==> inputs of 06-05 <==
// ATM_TOP
module ATM_TOP #(parameter  P_WIDTH = 16,
                            B_WIDTH = 20, 
							C_WIDTH = 6)
( 
    input   wire                    clk,
    input   wire                    rst,
	input wire [C_WIDTH-1:0]         card_number,
	input wire                       card_in,
    input wire                      button_0,
    input wire                      button_1,
    input wire                      button_2,
    input wire                      button_3,
    input wire                      button_4,
    input wire                      button_5,
    input wire                      button_6,
    input wire                      button_7,
    input wire                      button_8,
    input wire                      button_9,
    input wire                      enter_button,
    input wire                      cancel_button,
    input wire                      withdraw_button,
    input wire                      deposit_button,
    input wire                      show_balance,
	input wire                      another_service,
    input wire                      English_button,
    input wire                      Arabic_button,
	input wire                      multiple_100_button,
    input wire                      multiple_1000_button,
    input wire     [B_WIDTH-1:0]     actual_deposit_value,
	input wire [31:0]                threshold,
	output wire	                         card_out,
	output wire  [B_WIDTH-1:0]     updated_balance,  
	output wire                    operation_done, 
	output wire                    error,
	output wire                    wrong_password
	);
clock: 2.97 ns
lec_check: 0
abc_area: 1
cap_margin: 10
core_margin: 2
core_utilization: 72
cts_cluster_size: 74
gpl_routability_driven: 1
hold_slack_margin: 0.3
max_routing_layer: met5
min_routing_layer: met1
place_density: 0.67
setup_slack_margin: -0.18
slew_margin: 20
run.sh (not shown) runs the stock make flow with config.mk's settings and CLKGATE_MAP_FILE=.
==> 01-04: changes against 06-05 <==
==> flow/config.mk (replaced) <==
export PLATFORM = sky130hd
export DESIGN_NAME = ATM_TOP
export DESIGN_NICKNAME = ATM_TOP
export VERILOG_FILES = /design/flow/design.v
export SDC_FILE = /design/flow/constraint.sdc
export NUM_CORES = 4
export LEC_CHECK = 0
export CAP_MARGIN = 20
export CORE_MARGIN = 2
export CORE_UTILIZATION = 67
export SETUP_SLACK_MARGIN = 1.17
export SLEW_MARGIN = 20
==> flow/constraint.sdc (replaced) <==
create_clock -name core_clock -period 4.28 [get_ports {clk}]
set_input_delay 0.8560 -clock core_clock [delete_from_list [all_inputs] [get_ports {clk}]]
set_output_delay 0.8560 -clock core_clock [all_outputs]
set_load 0.01 [all_outputs]
==> 04-23: changes against 06-05 <==
==> flow/config.mk (replaced) <==
export PLATFORM = sky130hd
export DESIGN_NAME = ATM_TOP
export DESIGN_NICKNAME = ATM_TOP
export VERILOG_FILES = /design/flow/design.v
export SDC_FILE = /design/flow/constraint.sdc
export NUM_CORES = 4
export LEC_CHECK = 0
export ABC_AREA = 1
export CAP_MARGIN = 20
export CORE_MARGIN = 2
export CORE_UTILIZATION = 72
export CTS_CLUSTER_DIAMETER = 196
export CTS_CLUSTER_SIZE = 15
export HOLD_SLACK_MARGIN = 0.29
export PLACE_DENSITY_LB_ADDON = 0.04
export SETUP_SLACK_MARGIN = 0.85
export SLEW_MARGIN = 20
==> 07-25: changes against 06-05 <==
==> flow/config.mk (replaced) <==
export PLATFORM = sky130hd
export DESIGN_NAME = ATM_TOP
export DESIGN_NICKNAME = ATM_TOP
export VERILOG_FILES = /design/flow/design.v
export SDC_FILE = /design/flow/constraint.sdc
export NUM_CORES = 4
export LEC_CHECK = 0
export CAP_MARGIN = 20
export CORE_MARGIN = 2
export CORE_UTILIZATION = 15
export SLEW_MARGIN = 20
==> flow/constraint.sdc (replaced) <==
create_clock -name core_clock -period 7.4 [get_ports {clk}]
set_input_delay 1.4800 -clock core_clock [delete_from_list [all_inputs] [get_ports {clk}]]
set_output_delay 1.4800 -clock core_clock [all_outputs]
set_load 0.01 [all_outputs]
==> results.tsv <==
metric	value	unit
SO Viols	negative setup slack	
CP endpoint kind	register	
status	finished with violations	
Peak Freq	0.2923	GHz
final setup fails	21	
Setup WS post-layout	-0.4507	ns
[end of results for 06-05]
==> results.tsv <==
metric	value	unit
Stopped at	4_1_cts	
DP HPWL	42.31	mm
placed cell area	22160	um^2
status	stopped before the end	
First Err	[ERROR DPL-0033] detailed placement checks failed during check placement.	
[end of results for 04-23]
==> results.tsv <==
metric	value	unit
Setup WS post-layout	1.325	ns
Peak Freq	0.1646	GHz
Max-area cell share	40.03	%
final setup fails	0	
CP endpoint kind	output pin	
status	timing/DRC/antenna clean	
[end of results for 07-25]
==> results.tsv <==
metric	value	unit
M1 wire length	20.23	mm
Peak Freq	0.2748	GHz
Simple Share, Synth	11.67	%
status	timing/DRC/antenna clean	
Initial Utilization	68.20	%
final setup fails	0	
[end of results for 01-04]

========
==> inputs of build 63 <==
Starting RTL as in the previous note.
export LEC_CHECK = 0
export ABC_AREA = 1
export CAP_MARGIN = 5
export CORE_MARGIN = 2
export CORE_UTILIZATION = 72
export CTS_CLUSTER_SIZE = 15
export PLACE_DENSITY = 0.94
export SETUP_SLACK_MARGIN = 1.08
export SLEW_MARGIN = 20
create_clock -name core_clock -period 3.7 [get_ports {clk}]
==> inputs of build 81, as changes to build 63 <==
- ABC_AREA: 1 -> 0
- CAP_MARGIN: 5 -> 20
- CORE_UTILIZATION: 72 -> 71
- CTS_CLUSTER_DIAMETER: unset -> 229
- CTS_CLUSTER_SIZE: 15 -> 75
- MAX_ROUTING_LAYER: unset -> met4
- PLACE_DENSITY: 0.94 -> unset
- PLACE_DENSITY_LB_ADDON: unset -> 0.01
- SETUP_SLACK_MARGIN: 1.08 -> 0.91
==> flow/constraint.sdc (replaced) <==
create_clock -name core_clock -period 3.12 [get_ports {clk}]
set_input_delay 0.6240 -clock core_clock [delete_from_list [all_inputs] [get_ports {clk}]]
set_output_delay 0.6240 -clock core_clock [all_outputs]
set_load 0.01 [all_outputs]
==> inputs of build 89, as changes to build 63 <==
- CAP_MARGIN: 5 -> 20
- CELL_PAD_IN_SITES_GLOBAL_PLACEMENT: unset -> 2
- CORE_MARGIN: 2 -> 8
- CORE_UTILIZATION: 72 -> 40
- CTS_CLUSTER_DIAMETER: unset -> 307
- CTS_CLUSTER_SIZE: 15 -> 14
- PLACE_DENSITY: 0.94 -> 0.38
- SETUP_SLACK_MARGIN: 1.08 -> 0.53
- SLEW_MARGIN: 20 -> 10
- TNS_END_PERCENT: unset -> 85
==> flow/constraint.sdc (replaced) <==
create_clock -name core_clock -period 6.45 [get_ports {clk}]
set_input_delay 1.2900 -clock core_clock [delete_from_list [all_inputs] [get_ports {clk}]]
set_output_delay 1.2900 -clock core_clock [all_outputs]
set_load 0.01 [all_outputs]
==> inputs of build 75, as changes to build 63 <==
- CAP_MARGIN: 5 -> 20
- CORE_UTILIZATION: 72 -> 70
- CTS_CLUSTER_DIAMETER: unset -> 196
- CTS_CLUSTER_SIZE: 15 -> unset
- PLACE_DENSITY: 0.94 -> unset
- SETUP_SLACK_MARGIN: 1.08 -> unset
==> flow/constraint.sdc (replaced) <==
create_clock -name core_clock -period 2.97 [get_ports {clk}]
set_input_delay 0.5940 -clock core_clock [delete_from_list [all_inputs] [get_ports {clk}]]
set_output_delay 0.5940 -clock core_clock [all_outputs]
set_load 0.01 [all_outputs]
==> results <==
quantity	build 81	build 75	build 89	build 63
Total net switching power	-	4.442 mW	1.832 mW	-
Sequential cell area	-	8859 um^2	8855 um^2	-
Worst setup EP type	-	register	output pin	-
Clk root buf	-	clkbuf_16	clkbuf_16	clkbuf_16
Maximum fanout encountered on the critical timing path	-	3	5	-
Post-route clock period utilization	-	120.8%	73.23%	-
Final Max-Slew Violation Tally	-	0	0	-
Launching element type of the critical path	-	register	input port	-
Post-CTS Setup Repair Bufs	-	16	0	48
Uppermost layer routed	-	met4	met4	-
Portion of the layout cell area used by clock cells	-	5.260%	3.889%	-
Core Util, Final	-	86.64%	44.85%	-
Transition time of the tightest slew-check pin	-	0.8474 ns	1.044 ns	-
Number of multi-input logic gates	-	1942	1942	-
Count of vias placed by the detailed router	-	20.35k	17.42k	-
Sum of negative setup slack	-	-4.487 ns	0 ns	-
Synth Seq Share	48.18%	45.17%	45.17%	45.17%
Result of the run	did not finish	failed layout checks	timing/DRC/antenna clean	did not finish
Failing step	clock tree synthesis (4_1_cts)	-	-	global routing (5_1_grt)
Reasons for failing layout checks	-	negative setup slack	-	-

========
==> onyx: inputs <==
ATM_TOP again, from the RTL that the note above started with.
Settings: LEC_CHECK=0, ABC_AREA=0, CAP_MARGIN=0, CORE_MARGIN=2, CORE_UTILIZATION=71, CTS_CLUSTER_DIAMETER=229, CTS_CLUSTER_SIZE=75, PLACE_DENSITY_LB_ADDON=0.01, SETUP_SLACK_MARGIN=0.91, SLEW_MARGIN=20; clock period 3.12 ns.
==> juniper: changes against onyx <==
- ABC_AREA: 0 -> default
- CAP_MARGIN: 0 -> 20
- CORE_UTILIZATION: 71 -> 72
- CTS_CLUSTER_DIAMETER: 229 -> default
- CTS_CLUSTER_SIZE: 75 -> 88
- PLACE_DENSITY: default -> 0.4
- PLACE_DENSITY_LB_ADDON: 0.01 -> default
- SETUP_SLACK_MARGIN: 0.91 -> default
==> flow/constraint.sdc (replaced) <==
create_clock -name core_clock -period 3.48 [get_ports {clk}]
set_input_delay 0.6960 -clock core_clock [delete_from_list [all_inputs] [get_ports {clk}]]
set_output_delay 0.6960 -clock core_clock [all_outputs]
set_load 0.01 [all_outputs]
==> notes <==
juniper produced a layout that fails on setup timing. onyx failed in 5_1_grt.
Synthesized area is the same in onyx and juniper.
Of juniper and onyx, onyx has the higher die area (gap 1.4%, measured against onyx).
In synthesized cell count, juniper and onyx do not differ.

========
==> inputs of violet <==
Starting RTL as in the previous note.
Settings: LEC_CHECK=0, CAP_MARGIN=20, CELL_PAD_IN_SITES_DETAIL_PLACEMENT=0, CELL_PAD_IN_SITES_GLOBAL_PLACEMENT=1, CORE_MARGIN=6, CORE_UTILIZATION=23, CTS_CLUSTER_SIZE=71, GPL_ROUTABILITY_DRIVEN=1, GPL_TIMING_DRIVEN=1, HOLD_SLACK_MARGIN=0.14, MAX_ROUTING_LAYER=met5, MIN_ROUTING_LAYER=met2, PLACE_DENSITY_LB_ADDON=0.13, SETUP_SLACK_MARGIN=1.33, SLEW_MARGIN=20, TNS_END_PERCENT=65; clock period 9.34 ns.
==> xenon: changes against violet <==
==> flow/config.mk (replaced) <==
export PLATFORM = sky130hd
export DESIGN_NAME = ATM_TOP
export DESIGN_NICKNAME = ATM_TOP
export VERILOG_FILES = /design/flow/design.v
export SDC_FILE = /design/flow/constraint.sdc
export NUM_CORES = 4
export LEC_CHECK = 0
export CAP_MARGIN = 20
export CORE_MARGIN = 2
export CORE_UTILIZATION = 40
export CTS_CLUSTER_SIZE = 80
export HOLD_SLACK_MARGIN = -0.02
export SLEW_MARGIN = 20
export TNS_END_PERCENT = 85
==> flow/constraint.sdc (replaced) <==
create_clock -name core_clock -period 6.0 [get_ports {clk}]
set_input_delay 1.2000 -clock core_clock [delete_from_list [all_inputs] [get_ports {clk}]]
set_output_delay 1.2000 -clock core_clock [all_outputs]
set_load 0.01 [all_outputs]
==> results <==
| item | xenon | violet |
|---|---|---|
| Number of signal-net buffers in the layout | 135 | 137 |
| Beginning of the worst hold path | U0_user_interface.temp1[3] | U0_card_handling.balance_memory[38] |
| Placement Setup Slack | 0.765 ns | 2.59 ns |
| Dpl cell area | 20000 µm² | 20600 µm² |
| Most heavily used metal layer in global routing | met2 | met3 |
| Combined global-route utilization of all metal layers | 20.3% | 21.1% |
| Share of power burned in combinational logic | 15.8% | 15.4% |
| Via count of the first global-routing pass | 13.6k | 21.8k |
| Die boundary height | 218 µm | 295 µm |
| Fraction of cell area in non-clock buffers | 6.11% | 6.04% |
| Initial Util | 40.5% | 23.3% |
| Min setup slack post-route | 0.751 ns | 2.58 ns |
| Core region area | 45400 µm² | 79000 µm² |
| Result of the run | timing/DRC/antenna clean | timing/DRC/antenna clean |
| Post-route cell area | 21200 µm² | 22100 µm² |
| First-pass GRT wire length | 76.9 mm | 94.2 mm |
| Total Wirelength | 48.4 mm | 63.4 mm |
| Final setup skew | 0.0260 ns | 0.0426 ns |
| Via total after detailed routing | 13.7k | 19.0k |
| Clock network fraction of total power | 39.2% | 42.2% |
| Initial DRC Count | 1096 | 1889 |
| Met2 Routed Length | 22.3 mm | 33.8 mm |
| Reg-to-reg critical path startpoint | U0_user_interface.entry_value[6] | U0_user_interface.entry_value[8] |
| Max_slew headroom | 34.0% | 27.4% |

========
==> run a <==
Starting RTL as in the previous note.
clock: 5.14 ns
lec_check: 0
abc_area: 0
cap_margin: 20
cell_pad_in_sites_global_placement: 0
core_margin: 10
core_utilization: 63
cts_cluster_size: 54
place_density: 0.88
slew_margin: 15
==> inputs of run b, as changes to run a <==
Settings changed: CELL_PAD_IN_SITES_DETAIL_PLACEMENT set to 1, CELL_PAD_IN_SITES_GLOBAL_PLACEMENT 0 to 2, CORE_MARGIN 10 to 8, CORE_UTILIZATION 63 to 40, CTS_CLUSTER_DIAMETER set to 307, CTS_CLUSTER_SIZE 54 to 14, PLACE_DENSITY 0.88 to 0.38, SETUP_SLACK_MARGIN set to 0.53, SLEW_MARGIN 15 to 40, TNS_END_PERCENT set to 85.
==> flow/constraint.sdc (replaced) <==
create_clock -name core_clock -period 6.45 [get_ports {clk}]
set_input_delay 1.2900 -clock core_clock [delete_from_list [all_inputs] [get_ports {clk}]]
set_output_delay 1.2900 -clock core_clock [all_outputs]
set_load 0.01 [all_outputs]
==> inputs of run c, as changes to run a <==
Settings changed: ABC_AREA 0 to not set, CELL_PAD_IN_SITES_GLOBAL_PLACEMENT 0 to not set, CORE_MARGIN 10 to 2, CORE_UTILIZATION 63 to 40, CTS_CLUSTER_SIZE 54 to not set, PLACE_DENSITY 0.88 to not set, SLEW_MARGIN 15 to 20.
==> flow/constraint.sdc (replaced) <==
create_clock -name core_clock -period 5.35 [get_ports {clk}]
set_input_delay 1.0700 -clock core_clock [delete_from_list [all_inputs] [get_ports {clk}]]
set_output_delay 1.0700 -clock core_clock [all_outputs]
set_load 0.01 [all_outputs]
==> inputs of run d, as changes to run a <==
Settings changed: ABC_AREA 0 to not set, CELL_PAD_IN_SITES_GLOBAL_PLACEMENT 0 to not set, CORE_MARGIN 10 to 2, CORE_UTILIZATION 63 to 61, CTS_CLUSTER_SIZE 54 to not set, PLACE_DENSITY 0.88 to not set, SETUP_SLACK_MARGIN set to 0.88, SLEW_MARGIN 15 to 20.
==> flow/constraint.sdc (replaced) <==
create_clock -name core_clock -period 3.96 [get_ports {clk}]
set_input_delay 0.7920 -clock core_clock [delete_from_list [all_inputs] [get_ports {clk}]]
set_output_delay 0.7920 -clock core_clock [all_outputs]
set_load 0.01 [all_outputs]
==> comparison table <==
Clock network power share: run a 0.374; run c 0.397; run b 0.330; run d 0.377
Routed length on met1: run a 20500 um; run c 22700 um; run b 27700 um; run d 21200 um
Internal power component: run a 0.00495 W; run c 0.00496 W; run b 0.00364 W; run d 0.00687 W
Power density relative to cell area: run a 331 nW/um^2; run c 320 nW/um^2; run b 246 nW/um^2; run d 427 nW/um^2
Bufs and invs on worst path: run a 3; run c 3; run b 3; run d 0
Number of cells on the worst reg-to-reg path: run a 14; run c 14; run b 14; run d 15
Last element of the critical path: run a operation_done; run c operation_done; run b operation_done; run d U0_ATM_FSM.updated_balance[19]$_DFFE_PN0P_
Worst min-delay path startpoint: run a -; run c U0_card_handling.balance_memory[98]$_DFFE_PN0P_; run b U0_user_interface.temp1[1]$_DFFE_PN0P_; run d -
FP Util: run a 0.639; run c 0.405; run b 0.405; run d 0.620
Outcome: run a timing/DRC/antenna clean; run c timing/DRC/antenna clean; run b timing/DRC/antenna clean; run d timing/DRC/antenna clean
Global routing usage on met1: run a 0.359; run c 0.288; run b 0.302; run d 0.425
Count of clock-net buffers in the final layout: run a 54; run c 61; run b 51; run d 59
Startpoint type of the worst setup path: run a input pin; run c input pin; run b input pin; run d flip-flop
Seq pwr share: run a 0.461; run c 0.446; run b 0.492; run d 0.431
Number of vias in the routed layout: run a 14600; run c 13700; run b 13700; run d 14200
LEAKAGE: run a 9.27 nW; run c 9.33 nW; run b 9.12 nW; run d 9.90 nW
Top layer in use: run a met4; run c met5; run b met4; run d met4
Final worst clock skew: run a 0.0183 ns; run c 0.0247 ns; run b 0.0187 ns; run d 0.0243 ns
Number of rows created at floorplan: run a 62; run c 78; run b 78; run d 63
First-pass GRT wire length: run a 81400 um; run c 78100 um; run b 92000 um; run d 76400 um
Area of the die: run a 36400 um^2; run c 47700 um^2; run b 53100 um^2; run d 31500 um^2
Critical path peak fanout: run a 5; run c 5; run b 5; run d 4
First-pass iteration count of the detailed router: run a 5; run c 6; run b 4; run d 5
Startpoint of the most critical setup path: run a actual_deposit_value[16]; run c actual_deposit_value[18]; run b actual_deposit_value[18]; run d U0_user_interface.entry_value[8]$_DFFE_PN0P_
Switching fraction of total power: run a 0.287; run c 0.275; run b 0.293; run d 0.277
Slowest library cell on the worst path: run a clkdlybuf4s50_1; run c clkdlybuf4s50_1; run b or4_1; run d dfrtp_1
Non-Filler Instances: run a 2232; run c 2449; run b 2430; run d 2318
No activity file was given, so power comes from the tool's default toggle rates.
